## fir_filter
module fir_filter
#(
    parameter NUM_ELEMENTS = 7
)
(
    input clk,
    input rst,
    input [ 7 : 0 ] weight_data,
    input [ 2 : 0 ] weight_idx,
    input weight_valid,
    output weight_ready,
    input [ 7 : 0 ] input_data,
    input input_valid,
    output input_ready,
    output [ 15 : 0 ] output_data,
    input output_ready,
    output output_valid
);
    assign weight_ready = 1;
    assign input_ready = 1;
    assign output_valid = 1;
    reg [7:0] weights [NUM_ELEMENTS-1:0];
    reg [7:0] values [NUM_ELEMENTS-1:0];
    integer i;
    always@(posedge clk)begin
        if (rst)begin
            for (i = 0; i< NUM_ELEMENTS; i = i+1)
                weights[i] = 0;
        end else if (weight_valid)
            weights[weight_idx] = weight_data;
        for (i = NUM_ELEMENTS-1; i> 0; i=i-1)begin
            values[i] <= rst?0:values[i-1];
        end
        values[0] <= rst?0:input_data;
    end
    wire [15:0] intermediate_sums [NUM_ELEMENTS-1:0];
    assign output_data = intermediate_sums[NUM_ELEMENTS-1];  
    generate
        genvar j;
        for (j = 0; j<NUM_ELEMENTS; j=j+1)begin:summation
            assign intermediate_sums[j] = (j?intermediate_sums[j-1]:0) + values[j]*weights[j];
        end
    endgenerate
endmodule
Size in the first run: roughly 110 flip-flops, ~43 I/O pins, ~20000 um^2 of cells after synthesis.
clock: 13.0 ns
lec_check: 0
abc_area: 1
cap_margin: 20
core_aspect_ratio: 0.76
core_margin: 2
core_utilization: 40
cts_cluster_diameter: 393
cts_cluster_size: 26
slew_margin: 20
tns_end_percent: 5
run.sh (not shown) runs the stock make flow with config.mk's settings and CLKGATE_MAP_FILE=.
The baseline produced a clean layout.
Edit:
- ABC_AREA: 1 -> not set
- CORE_ASPECT_RATIO: 0.76 -> 0.5
- CORE_UTILIZATION: 40 -> 65
- CTS_CLUSTER_SIZE: 26 -> 99
What happened: The changed run passed the timing, DRC and antenna checks. First-iteration DRC count went down by 11%. Design area came out lower by 5.1%. Total power goes down by 6.3%. Setup slack is better by 290 ps. Core utilization grows by 28 points. Area after synthesis is lower by 5.7%. Cell count went down by 24%.
Edit:
- CORE_ASPECT_RATIO: 0.5 -> not set
- CORE_UTILIZATION: 65 -> 64
- CTS_CLUSTER_DIAMETER: 393 -> not set
- CTS_CLUSTER_SIZE: 99 -> not set
- clock period: 13.0 -> 9.99 ns (I/O delays scaled with it)
Outcome: The changed run went through all stages and came out clean; design area increases by 2.1%; clock skew is higher by 9.5 ps; sequential power rises by 28%; worst setup slack got worse by 1800 ps.
Edit:
- CORE_UTILIZATION: 64 -> 40
- TNS_END_PERCENT: 5 -> not set
- clock period: 9.99 -> 13.0 ns (I/O delays scaled with it)
After rerunning: Routed wire length is lower by about 3.7%; global-route usage is lower by 13 points; core utilization is lower by 27 points; sequential power is lower by about 22%; worst setup slack improves by 1400 ps; worst hold slack improves by 59 ps; design area is lower by 0.76%.
Edit:
- ABC_AREA: not set -> 1
- CORE_ASPECT_RATIO: not set -> 0.78
- CTS_CLUSTER_DIAMETER: not set -> 274
- CTS_CLUSTER_SIZE: not set -> 26
=> Critical path depth came out lower by 1. Clock-buffer cell count came out lower by 2. Sequential share of layout area decreases by 0.53 points. Final area came out higher by 4.1%. Synthesized cell count is higher by 29%. Total power rose by 7.6%.
Edit:
- ABC_AREA: 1 -> not set
- CORE_ASPECT_RATIO: 0.78 -> 0.56
- CORE_UTILIZATION: 40 -> 22
- CTS_CLUSTER_DIAMETER: 274 -> not set
- CTS_CLUSTER_SIZE: 26 -> not set
- GPL_TIMING_DRIVEN: not set -> 0
- MIN_ROUTING_LAYER: not set -> met2
- PLACE_DENSITY_LB_ADDON: not set -> 0.05
- SETUP_SLACK_MARGIN: not set -> 3.51
The new run finished with timing, DRC and antenna clean.
Sequential share of layout area shrinks by 0.40 points.
Critical path depth stays the same.
Global-route usage climbs by 4.4 points.
Wire length grows by well over a third.
Setup slack is better by 700 ps.
Core utilization falls by 16 points.
Power grows by about a fifth.


Setup of run 1:
Starting RTL as in the previous note.
clock: 13.8 ns
lec_check: 0
cap_margin: 20
core_aspect_ratio: 1.43
core_margin: 2
core_utilization: 22
cts_cluster_diameter: 261
cts_cluster_size: 88
gpl_timing_driven: 0
hold_slack_margin: 0.12
min_routing_layer: met2
place_density_lb_addon: 0.01
setup_slack_margin: 3.51
slew_margin: 20
Run 1 went all the way through the flow, and no timing, DRC or antenna check failed.
--- input diff run 1..run 2 ---
# run 1
export LEC_CHECK = 0
export CAP_MARGIN = 20
export CORE_ASPECT_RATIO = 1.43
export CORE_MARGIN = 2
export CORE_UTILIZATION = 22
export CTS_CLUSTER_DIAMETER = 261
export CTS_CLUSTER_SIZE = 88
export GPL_TIMING_DRIVEN = 0
export HOLD_SLACK_MARGIN = 0.12
export MIN_ROUTING_LAYER = met2
export PLACE_DENSITY_LB_ADDON = 0.01
export SETUP_SLACK_MARGIN = 3.51
export SLEW_MARGIN = 20
create_clock -name core_clock -period 13.8 [get_ports {clk}]
# run 2
export LEC_CHECK = 0
export CAP_MARGIN = 20
export CORE_MARGIN = 2
export CORE_UTILIZATION = 20
export SLEW_MARGIN = 20
create_clock -name core_clock -period 11.4 [get_ports {clk}]
## What came out
Going from run 1 to run 2, number of antenna violations at the first check in global routing rose 1, number of clock-tree buffers in the layout rose 1. Post-CTS resize count for run 2: 146 down relative to run 1. Run 1 → run 2: total power shrank by about 10%; die width grew by 25%. Diff run 1 -> run 2: smallest setup slack after layout fell by 2.79 ns; first-pass GRT wire length went down 26%; share of total power in sequential cells went up by 6.4 points. Run 1 vs run 2, first element of the critical path: weights[1][5] vs values[0][6].
### run 2 -> run 3
# run 2
export LEC_CHECK = 0
export CAP_MARGIN = 20
export CORE_MARGIN = 2
export CORE_UTILIZATION = 20
export SLEW_MARGIN = 20
create_clock -name core_clock -period 11.4 [get_ports {clk}]
# run 3
export LEC_CHECK = 0
export ABC_AREA = 1
export CAP_MARGIN = 20
export CORE_MARGIN = 2
export CORE_UTILIZATION = 72
export SLEW_MARGIN = 20
create_clock -name core_clock -period 11.5 [get_ports {clk}]
--- outcome ---
- Run 3: weighted congestion reported at the end of routability-driven placement higher than run 2
- Run 3 vs run 2: global-route met3 utilization up
- Summary of the comparison: data arrival time at the worst-slack endpoint is lower in run 3, relative to run 2.
- Run 3: total length of routed wires higher than run 2
- In run 3, the post-detailed-route via-to-cell ratio came out 1.5 above the value in run 2.
- For the synthesized area, run 3 came in 6.0% higher than run 2 did.
- Looking at non-clock inverter total of the final layout across run 2 and run 3, the one that comes out lower is run 2.
- Of run 2 and run 3, run 3 shows the higher number of different library cells in the post-synthesis netlist, with run 2 below it.
- The final reports for run 3 and run 2 show number of standard cells in the layout, taps in and fillers out lower in the former.
- Diff run 2 -> run 3 | fill cell instance count of the final layout | down by more than half
Input-level comparison between run 4 and run 3:
# run 3
export LEC_CHECK = 0
export ABC_AREA = 1
export CAP_MARGIN = 20
export CORE_MARGIN = 2
export CORE_UTILIZATION = 72
export SLEW_MARGIN = 20
create_clock -name core_clock -period 11.5 [get_ports {clk}]
# run 4
export LEC_CHECK = 0
export CAP_MARGIN = 20
export CORE_MARGIN = 2
export CORE_UTILIZATION = 40
export SLEW_MARGIN = 20
create_clock -name core_clock -period 11.4 [get_ports {clk}]
==> comparison <==
Having completed the whole flow, run 4 delivered a layout that passed the timing, DRC and antenna checks.
Startpoint of the worst setup timing path = values[0][6]: run 3; startpoint of the worst setup timing path = values[0][5]: run 4
Cmp run 4 and run 3 / number of logic gates / higher: run 3
Changes observed in run 4 relative to run 3: total global routing track utilization went down; power attributed to the clock group shows a reduction of 11%.
No activity file was given, so power comes from the tool's default toggle rates.
